## build 48
## riscv_cpu
module riscv_cpu(
	input  rst,
	input  clk,
	output reg [31:0] PC,
	output Inst_Req_Valid,
	input Inst_Req_Ack,
	input  [31:0] Instruction,
	input Inst_Valid,
	output Inst_Ack,
	output [31:0] Address,
	output MemWrite,
	output [31:0] Write_data,
	output [3:0] Write_strb,
	output MemRead,
	input Mem_Req_Ack,
	input  [31:0] Read_data,
	input Read_data_Valid,
	output Read_data_Ack
);
clock: 5.17 ns
lec_check: 0
cap_margin: 40
cell_pad_in_sites_detail_placement: 0
core_margin: 2
core_utilization: 58
min_routing_layer: met1
place_density_lb_addon: 0.04
setup_slack_margin: 1.47
slew_margin: 20
tns_end_percent: 70
run.sh (not shown) runs the stock make flow with config.mk's settings and CLKGATE_MAP_FILE=.
The final report for build 48 shows a completed flow and a layout that fails verification, specifically negative setup slack.
For build 30, these inputs were changed with respect to build 48:
- SETUP_SLACK_MARGIN now 0.83, was 1.47
- PLACE_DENSITY_LB_ADDON no longer set, was 0.04
- CELL_PAD_IN_SITES_DETAIL_PLACEMENT no longer set, was 0
- CAP_MARGIN now 20, was 40
- CORE_UTILIZATION now 57, was 58
- MIN_ROUTING_LAYER no longer set, was met1
- TNS_END_PERCENT no longer set, was 70
- the clock period (ns, I/O delays scaled along) now 4.46, was 5.17
Although build 30 finished all stages, its layout failed final checks on negative setup slack.
Changes observed in build 30 relative to build 48: fraction of area in registers shows a reduction of 0.52 points, detailed-router iteration count before antenna repair saw a decrease, post-route met1 wirelength decreased about 1.1%.
Cell depth of the worst setup path (build 30 vs. build 48) increases by a few percent
[compare] base=build 48 new=build 30: number of signal-net inverters in the final layout did not really move, final period utilization went up, setup slack went down, sequential power went up.
Compared with build 48, the detailed router inserted fewer vias in build 30.
Average wire per standard cell: build 30 vs build 48 down about 4%
Relative to build 48, the number of failing setup endpoints in the final timing report of build 30 is higher by 81%.
#### Input delta (build 43 over build 30)
- changing CORE_UTILIZATION from 57 to 40
- removing SETUP_SLACK_MARGIN (formerly 0.83)
- changing the clock period (ns, I/O delays scaled along) from 4.46 to 5.92
## What came out
- Build 43 -> stages 100% | layout checks FAIL | negative setup slack
- In build 43, the final cycle utilization of the critical path came out 36 points below the value in build 30.
- Looking at global routing usage on met1, build 43 sits 17 points below build 30.
- Build 43: wire length is 6.2% lower than what build 30 reported.
- Taking build 30 as the reference, in build 43 synthesized cell count level; count of buffers added by post-CTS timing repair for setup dropped 99.
> inputs changed (build 43 -> build 35)
- CTS_CLUSTER_SIZE: unset -> 14
- CAP_MARGIN: 20 -> 30
- ABC_AREA: unset -> 1
- the clock period (ns, I/O delays scaled along): 5.92 -> 8.5
==> results <==
Build 35 vs. build 43: synthesized instance count went up by 3,545, global placement routability congestion increased by 0.060 relative to the old numbers, via count increased by 30% relative to the old numbers, number of standard cells in the layout, taps in and fillers out grew by about 30%. Build 35 has clock group power below what build 43 had. Max wire length across build 35 and build 43: build 35. Compared with build 43, build 35 shows a lower utilization. The final area of build 35 is lower than that of build 43. Build 35 has completed all stages; timing, DRC and antenna checks passed.
The following lists how build 83 was set up differently from build 35:
- ABC_AREA no longer set, was 1
- CAP_MARGIN now 20, was 30
- CTS_CLUSTER_SIZE no longer set, was 14
- the clock period (ns, I/O delays scaled along) now 8.04, was 8.5
[summary]
The flow for build 83 finished, though final verification flagged antenna violations. Clock skew on build 83 is behind build 35. Build 35 and build 83 ended up with roughly the same delay of the slowest cell on the worst path. Total non-filler cell area in the finished layout shrinks slightly when moving from build 35 to build 83.

========
build 9:
Starting RTL as in the previous note.
Settings: LEC_CHECK=0, ABC_AREA=1, CAP_MARGIN=30, CELL_PAD_IN_SITES_DETAIL_PLACEMENT=1, CELL_PAD_IN_SITES_GLOBAL_PLACEMENT=0, CORE_ASPECT_RATIO=1.62, CORE_MARGIN=2, CORE_UTILIZATION=40, CTS_CLUSTER_DIAMETER=186, CTS_CLUSTER_SIZE=18, PLACE_DENSITY_LB_ADDON=0.01, SLEW_MARGIN=35, TNS_END_PERCENT=70; clock period 4.59 ns.
Complete run, failing final checks: build 9, reason negative setup slack.
[inputs] build 4 vs build 9
- SLEW_MARGIN changed from 35 to 20
- CTS_CLUSTER_DIAMETER removed (was 186)
- TNS_END_PERCENT removed (was 70)
- CELL_PAD_IN_SITES_GLOBAL_PLACEMENT removed (was 0)
- ABC_AREA removed (was 1)
- CAP_MARGIN changed from 30 to 20
- PLACE_DENSITY_LB_ADDON removed (was 0.01)
- CORE_UTILIZATION changed from 40 to 31
- CORE_ASPECT_RATIO removed (was 1.62)
- CELL_PAD_IN_SITES_DETAIL_PLACEMENT removed (was 1)
- CTS_CLUSTER_SIZE removed (was 18)
- the clock period (ns, I/O delays scaled along) changed from 4.59 to 8.04
[summary]
Build 4 went all the way through the flow, and no timing, DRC or antenna check failed. Of build 4 and build 9, build 4 shows the lower routed wire length on met3, with build 9 above it. met1 usage in global routing ended up 15 points lower on build 4 than on build 9. Build 4 gives less last weighted congestion value of the routability-driven placer than build 9 did. Compared with build 9, in build 4 summed instance area of the synthesized netlist went down, final worst-path cycle share went down, share of cell area taken by flip-flops and latches went up, utilization went down. Between build 9 and build 4, cell area decreased. Build 4 ended up with a higher final critical delay including setup and external delays than build 9 did. Compared to build 9, the router laid down less metal wire for build 4.
## Diff of input files: build 67 against build 4
- CORE_UTILIZATION now 66, was 31
- SETUP_SLACK_MARGIN now 0.83, previously not set
- MAX_ROUTING_LAYER now met4, previously not set
- the clock period (ns, I/O delays scaled along) now 7.02, was 8.04
--- outcome ---
Summary of build 67 over build 4: initial core utilization went up; die area went down; number of buffers created by CTS went down. What ended build 67 was a tool error in global routing; the run never finished. Compared with build 4, in build 67 sink count of the clock tree was more or less identical, placed cell count went down by 1,501, number of placed I/O pins was more or less identical.
Edits applied to the flow inputs when going from build 67 to build 96:
- changing CORE_UTILIZATION from 66 to 57
- removing MAX_ROUTING_LAYER (formerly met4)
- changing SETUP_SLACK_MARGIN from 0.83 to 0.96
- changing the clock period (ns, I/O delays scaled along) from 7.02 to 5.43
Build 96: all stages done; final checks FAILED (negative setup slack). [compare] base=build 67 new=build 96: area after synthesis shows no meaningful change, core region area increased about 16%. Taking build 67 as the reference, in build 96 die footprint grew by about 16%, number of I/O pins held steady, post-cts gate resize count grew by 31%. | placer congestion estimate | build 67 vs build 96 | ≈ equal |. Build 96 ends up with a instance area at placement that is 6.7% higher than in build 67. [compare] base=build 67 new=build 96: number of buffers created by CTS +13, initial core utilization -8.9 points, placed wire-length estimate after detailed placement -13,000 µm, setup fix buffers added after clock tree synthesis -about 36%.

========
Starting RTL as in the previous note.
Settings: LEC_CHECK=0, ABC_AREA=1, CAP_MARGIN=20, CORE_ASPECT_RATIO=1.1, CORE_MARGIN=2, CORE_UTILIZATION=72, CTS_CLUSTER_DIAMETER=394, CTS_CLUSTER_SIZE=98, PLACE_DENSITY=0.82, SLEW_MARGIN=20, TNS_END_PERCENT=100; clock period 2.85 ns.
The first run died in global routing.
Then changed:
- ABC_AREA: 1 -> unset
- CORE_ASPECT_RATIO: 1.1 -> unset
- CORE_UTILIZATION: 72 -> 66
- CTS_CLUSTER_DIAMETER: 394 -> unset
- CTS_CLUSTER_SIZE: 98 -> unset
- MAX_ROUTING_LAYER: unset -> met4
- PLACE_DENSITY: 0.82 -> unset
- SETUP_SLACK_MARGIN: unset -> 0.83
- TNS_END_PERCENT: 100 -> unset
- clock period: 2.85 -> 7.03 ns (I/O delays scaled with it)
Outcome:
- The changed run ended with an error in global routing
- die size grows by 5.5%
- area after synthesis shrinks by about 3.2%
- synthesized cell count decreases by 38%
Then changed:
- CORE_UTILIZATION: 66 -> 11
- MAX_ROUTING_LAYER: met4 -> unset
- SETUP_SLACK_MARGIN: 0.83 -> unset
- clock period: 7.03 -> 10.6 ns (I/O delays scaled with it)
After rerunning: The changed run finished with timing, DRC and antenna clean; area after synthesis does not change; synthesized cell count is unchanged; die area increases to 5.9 times its value.
Then changed:
- CORE_UTILIZATION: 11 -> 64
- CTS_CLUSTER_SIZE: unset -> 46
- PLACE_DENSITY_LB_ADDON: unset -> 0.02
- SETUP_SLACK_MARGIN: unset -> 1.49
- clock period: 10.6 -> 5.72 ns (I/O delays scaled with it)
Outcome: The new run never finished: it broke off in global routing (GRT-0232); die size falls by well over a third; synthesized area is unchanged; synthesized cell count does not change.

========
== lagoon ==
Starting RTL as in the previous note.
Settings: LEC_CHECK=0, ABC_AREA=1, CAP_MARGIN=20, CORE_MARGIN=2, CORE_UTILIZATION=72, CTS_CLUSTER_DIAMETER=394, CTS_CLUSTER_SIZE=98, SLEW_MARGIN=20, TNS_END_PERCENT=5; clock period 2.71 ns.
lagoon terminated abnormally: global routing (5_1_grt) reported GRT-0232.
--- input diff lagoon..maple ---
==> flow/config.mk <==
export PLATFORM = sky130hd
export DESIGN_NAME = riscv_cpu
export DESIGN_NICKNAME = riscv_cpu
export VERILOG_FILES = /design/flow/design.v
export SDC_FILE = /design/flow/constraint.sdc
export NUM_CORES = 4
export LEC_CHECK = 0
export CAP_MARGIN = 20
export CORE_MARGIN = 2
export CORE_UTILIZATION = 59
export SETUP_SLACK_MARGIN = 1.49
export SLEW_MARGIN = 20
==> flow/constraint.sdc <==
create_clock -name core_clock -period 5.72 [get_ports {clk}]
set_input_delay 1.1440 -clock core_clock [delete_from_list [all_inputs] [get_ports {clk}]]
set_output_delay 1.1440 -clock core_clock [all_outputs]
set_load 0.01 [all_outputs]
--- outcome ---
- The flow ran to completion for all of lagoon and maple but lagoon, which stopped partway.
- maple finished every stage; the final checks, however, were not passed, the failures being negative setup slack.
- Stage in which a tool error killed lagoon: global routing (5_1_grt).
- A top logic cell family in the synthesized netlist of multiplexers is what maple shows, while simple AND/OR/NAND/NOR gates belongs to lagoon.
- maple against lagoon: placeable core region increased by about 18% relative to the old numbers, synthesized area per cell increased by 4.5 um^2 relative to the old numbers, floorplan die area increased by 18% relative to the old numbers, synthesized cell count decreased by 38% relative to the old numbers.
- Taking maple over lagoon, the number of setup buffers added after CTS ratio works out to 1.6.
Changes in onyx relative to maple:
-- flow/config.mk --
<<< maple, line 9
export CORE_MARGIN = 2
export CORE_UTILIZATION = 59
export SETUP_SLACK_MARGIN = 1.49
export SLEW_MARGIN = 20
>>> onyx, line 9
export CORE_MARGIN = 2
export CORE_UTILIZATION = 64
export MAX_ROUTING_LAYER = met4
export SETUP_SLACK_MARGIN = -0.38
export SLEW_MARGIN = 20
Findings:
onyx failed in global routing (5_1_grt) with GRT-0116. Although it ran to completion, maple produced a layout that fails the final checks because of negative setup slack. Total clock buffers created by CTS (lower): onyx. Going from maple to onyx, final weighted congestion in routability-driven placement rose 6.3%; maximum buffer depth of the clock tree about even; count of placed standard cells including taps fell 120; cell count in the Yosys report about even. Delta (onyx minus maple): standard cell area after detailed placement flat, placed wire-length estimate after detailed placement climbed 3.6%. onyx vs maple on effective utilization at floorplan: onyx is the higher one. In onyx, the pre-CTS worst setup slack came out 0.30 ns below the value in maple. On chip height: between maple and onyx, it ends up higher for maple.
The inputs of nickel differ from those of onyx as listed below.
-- flow/config.mk --
<<< onyx, line 9
export CORE_MARGIN = 2
export CORE_UTILIZATION = 64
export MAX_ROUTING_LAYER = met4
export SETUP_SLACK_MARGIN = -0.38
export SLEW_MARGIN = 20
>>> nickel, line 9
export CORE_MARGIN = 2
export CORE_UTILIZATION = 40
export SLEW_MARGIN = 20
==> flow/constraint.sdc <==
create_clock -name core_clock -period 8.5 [get_ports {clk}]
set_input_delay 1.7000 -clock core_clock [delete_from_list [all_inputs] [get_ports {clk}]]
set_output_delay 1.7000 -clock core_clock [all_outputs]
set_load 0.01 [all_outputs]
Notes after the runs:
nickel: PASS, flow complete, no timing, DRC or antenna violations
In nickel the number of placement rows turned out 32 higher than in onyx.
Relative to onyx, number of gates resized after CTS has decreased by 184 in nickel.
Post-placement cell count went up slightly going from onyx to nickel.
Against onyx, nickel reports a initial cell density of the core that is lower.
Area of the chip went up by more than half going from onyx to nickel.
nickel vs onyx: last weighted congestion value of the routability-driven placer down in nickel
Edits applied to the flow inputs when going from nickel to garnet:
-- flow/config.mk --
<<< nickel, line 9
export CORE_MARGIN = 2
export CORE_UTILIZATION = 40
export SLEW_MARGIN = 20
>>> garnet, line 9
export CORE_MARGIN = 2
export CORE_UTILIZATION = 57
export CTS_CLUSTER_SIZE = 34
export HOLD_SLACK_MARGIN = 0.27
export SETUP_SLACK_MARGIN = 0.96
export SLEW_MARGIN = 20
==> flow/constraint.sdc <==
create_clock -name core_clock -period 4.7 [get_ports {clk}]
set_input_delay 0.9400 -clock core_clock [delete_from_list [all_inputs] [get_ports {clk}]]
set_output_delay 0.9400 -clock core_clock [all_outputs]
set_load 0.01 [all_outputs]
### Flow results
- Status | nickel and garnet | clean except garnet
- Going from nickel to garnet, last weighted congestion value of the routability-driven placer grows by 0.076.
- Wire length, nickel and garnet, lower one = nickel.
- Relative to nickel, slew at the pin closest to its max-slew limit decreased by 0.14 ns in garnet.
- Summary: with nickel as the reference, clock power in garnet moved up by more than half.
- Taking nickel as the reference, in garnet die outline width shrank by 16%; combinational fraction of design power picked up an extra 6.4 points.
- garnet against nickel; number of nets in the layout is up by more than 10%.
- nickel and garnet ended up with nearly the same detailed route wirelength on metal2.
- Looking only at count of non-CTS buffers in the layout, and setting everything else aside, the lower value of nickel and garnet goes to nickel.
#### Input delta (pepper over garnet)
-- flow/config.mk --
<<< garnet, line 9
export CORE_MARGIN = 2
export CORE_UTILIZATION = 57
export CTS_CLUSTER_SIZE = 34
export HOLD_SLACK_MARGIN = 0.27
>>> pepper, line 9
export CORE_MARGIN = 2
export CORE_UTILIZATION = 61
export CTS_CLUSTER_SIZE = 36
export HOLD_SLACK_MARGIN = 0.27
==> flow/constraint.sdc <==
create_clock -name core_clock -period 5.43 [get_ports {clk}]
set_input_delay 1.0860 -clock core_clock [delete_from_list [all_inputs] [get_ports {clk}]]
set_output_delay 1.0860 -clock core_clock [all_outputs]
set_load 0.01 [all_outputs]
==> results <==
Reported for pepper and garnet, area of the synthesized netlist per yosys stat turned out identical to the last digit. Summary of pepper over garnet: overall chip area fell by about 6.5%, sum of net half-perimeters after detailed placement rose by 23 mm, placeable core area fell by 7800 um^2, setup slack after placement rose by 0.70 ns. Run status, pepper: aborted in global routing (5_1_grt), error GRT-0232.

========
## job 5310
riscv_cpu again, from the RTL that the note above started with.
Design riscv_cpu, start of the top module:
module riscv_cpu(
	input  rst,
	input  clk,
	output reg [31:0] PC,
	output Inst_Req_Valid,
	input Inst_Req_Ack,
	input  [31:0] Instruction,
	input Inst_Valid,
	output Inst_Ack,
	output [31:0] Address,
	output MemWrite,
	output [31:0] Write_data,
	output [3:0] Write_strb,
	output MemRead,
	input Mem_Req_Ack,
	input  [31:0] Read_data,
	input Read_data_Valid,
	output Read_data_Ack
);
==> flow/config.mk <==
export PLATFORM = sky130hd
export DESIGN_NAME = riscv_cpu
export DESIGN_NICKNAME = riscv_cpu
export VERILOG_FILES = /design/flow/design.v
export SDC_FILE = /design/flow/constraint.sdc
export NUM_CORES = 4
export LEC_CHECK = 0
export CAP_MARGIN = 40
export CELL_PAD_IN_SITES_DETAIL_PLACEMENT = 2
export CORE_ASPECT_RATIO = 0.9
export CORE_MARGIN = 2
export CORE_UTILIZATION = 59
export GPL_ROUTABILITY_DRIVEN = 0
export HOLD_SLACK_MARGIN = 0.16
export MAX_ROUTING_LAYER = met4
export MIN_ROUTING_LAYER = met1
export PLACE_DENSITY_LB_ADDON = 0.07
export SETUP_SLACK_MARGIN = 0.53
export SLEW_MARGIN = 20
export TNS_END_PERCENT = 70
==> flow/constraint.sdc <==
create_clock -name core_clock -period 5.94 [get_ports {clk}]
set_input_delay 1.1880 -clock core_clock [delete_from_list [all_inputs] [get_ports {clk}]]
set_output_delay 1.1880 -clock core_clock [all_outputs]
set_load 0.01 [all_outputs]
For job 5310, the flow was terminated by a tool error in detailed placement (3_5_place_dp) and produced no final design.
Here is what was changed in the inputs of job 6488 compared with job 5310.
- clearing HOLD_SLACK_MARGIN, which used to be 0.16
- clearing CORE_ASPECT_RATIO, which used to be 0.9
- clearing GPL_ROUTABILITY_DRIVEN, which used to be 0
- swapping 59 for 56 in CORE_UTILIZATION
- swapping 0.53 for 0.67 in SETUP_SLACK_MARGIN
- clearing PLACE_DENSITY_LB_ADDON, which used to be 0.07
- clearing MAX_ROUTING_LAYER, which used to be met4
- swapping 2 for 0 in CELL_PAD_IN_SITES_DETAIL_PLACEMENT
- swapping 5.94 for 2.59 in the clock period (ns, I/O delays scaled along)
[summary]
Job 6488 did not finish; the tool stopped in global routing (5_1_grt) with error ODB-0269. As far as sequential share of the synthesized area goes, job 5310 and job 6488 are indistinguishable; the numbers are identical. Job 5310 → job 6488: multiplexer share of the synthesized area barely changed; area enclosed by the die boundary picked up an extra 5.3%.
Setup changes, job 6488 to job 2728
- CTS_CLUSTER_SIZE: unset -> 37
- SETUP_SLACK_MARGIN: 0.67 -> 1.47
- CORE_UTILIZATION: 56 -> 64
- CAP_MARGIN: 40 -> 0
- PLACE_DENSITY_LB_ADDON: unset -> 0.04
- the clock period (ns, I/O delays scaled along): 2.59 -> 5.17
## What came out
For the last weighted congestion value of the routability-driven placer, job 2728 came in 5.2% higher than job 6488 did.
Job 2728 did not finish; a tool error ended it in global routing (5_1_grt).
Between job 6488 and job 2728, the flow reports cell total after placement decreasing by a few percent.
For number of standard-cell rows in the floorplan, dividing the value from job 6488 by the value from job 2728 gives 1.07.
Job 2728 -> job 6488: complex-gate fraction of the synthesized area flat
NOTE: height of the die in job 2728 falls short of that of job 6488
Summary of job 2728 over job 6488: synthesized area per cell shows no meaningful change; die extent in x now sits lower; number of cells upsized or downsized after cts shows an increase of 139.
Delta(effective utilization at floorplan, job 2728 - job 6488) > 0
> inputs changed (job 2728 -> job 4855)
- changing CORE_UTILIZATION from 64 to 61
- setting HOLD_SLACK_MARGIN to 0.28 for the first time
- changing CAP_MARGIN from 0 to 40
- changing PLACE_DENSITY_LB_ADDON from 0.04 to 0.01
- changing CTS_CLUSTER_SIZE from 37 to 38
- changing the clock period (ns, I/O delays scaled along) from 5.17 to 5.94
Notes after the runs:
- Diff job 2728 -> job 4855: pre-CTS setup slack went up by 0.77 ns; area figure in the yosys stat output did not really move; final weighted congestion of routability-driven global placement lower.
- Placeable core region grows by a few percent when moving from job 2728 to job 4855.
- Job 4855 vs. job 2728: vertical extent of the die went up by about 2.4%.
- Lower initial core utilization was reported by job 4855, not job 2728.
- | die area | job 4855 vs job 2728 | 4.9% higher |
- Layout checks on job 4855: not met. Flow itself completed; violations: setup timing.
- Summary of job 4855 over job 2728: die width increased by 2.4% relative to the old numbers; detailed placer's ending HPWL now sits lower.
- Across both runs, number of clock buffers inserted by TritonCTS was higher for job 4855 than for job 2728.
Power figures rest on the tool's default switching activity, not on a simulated workload.
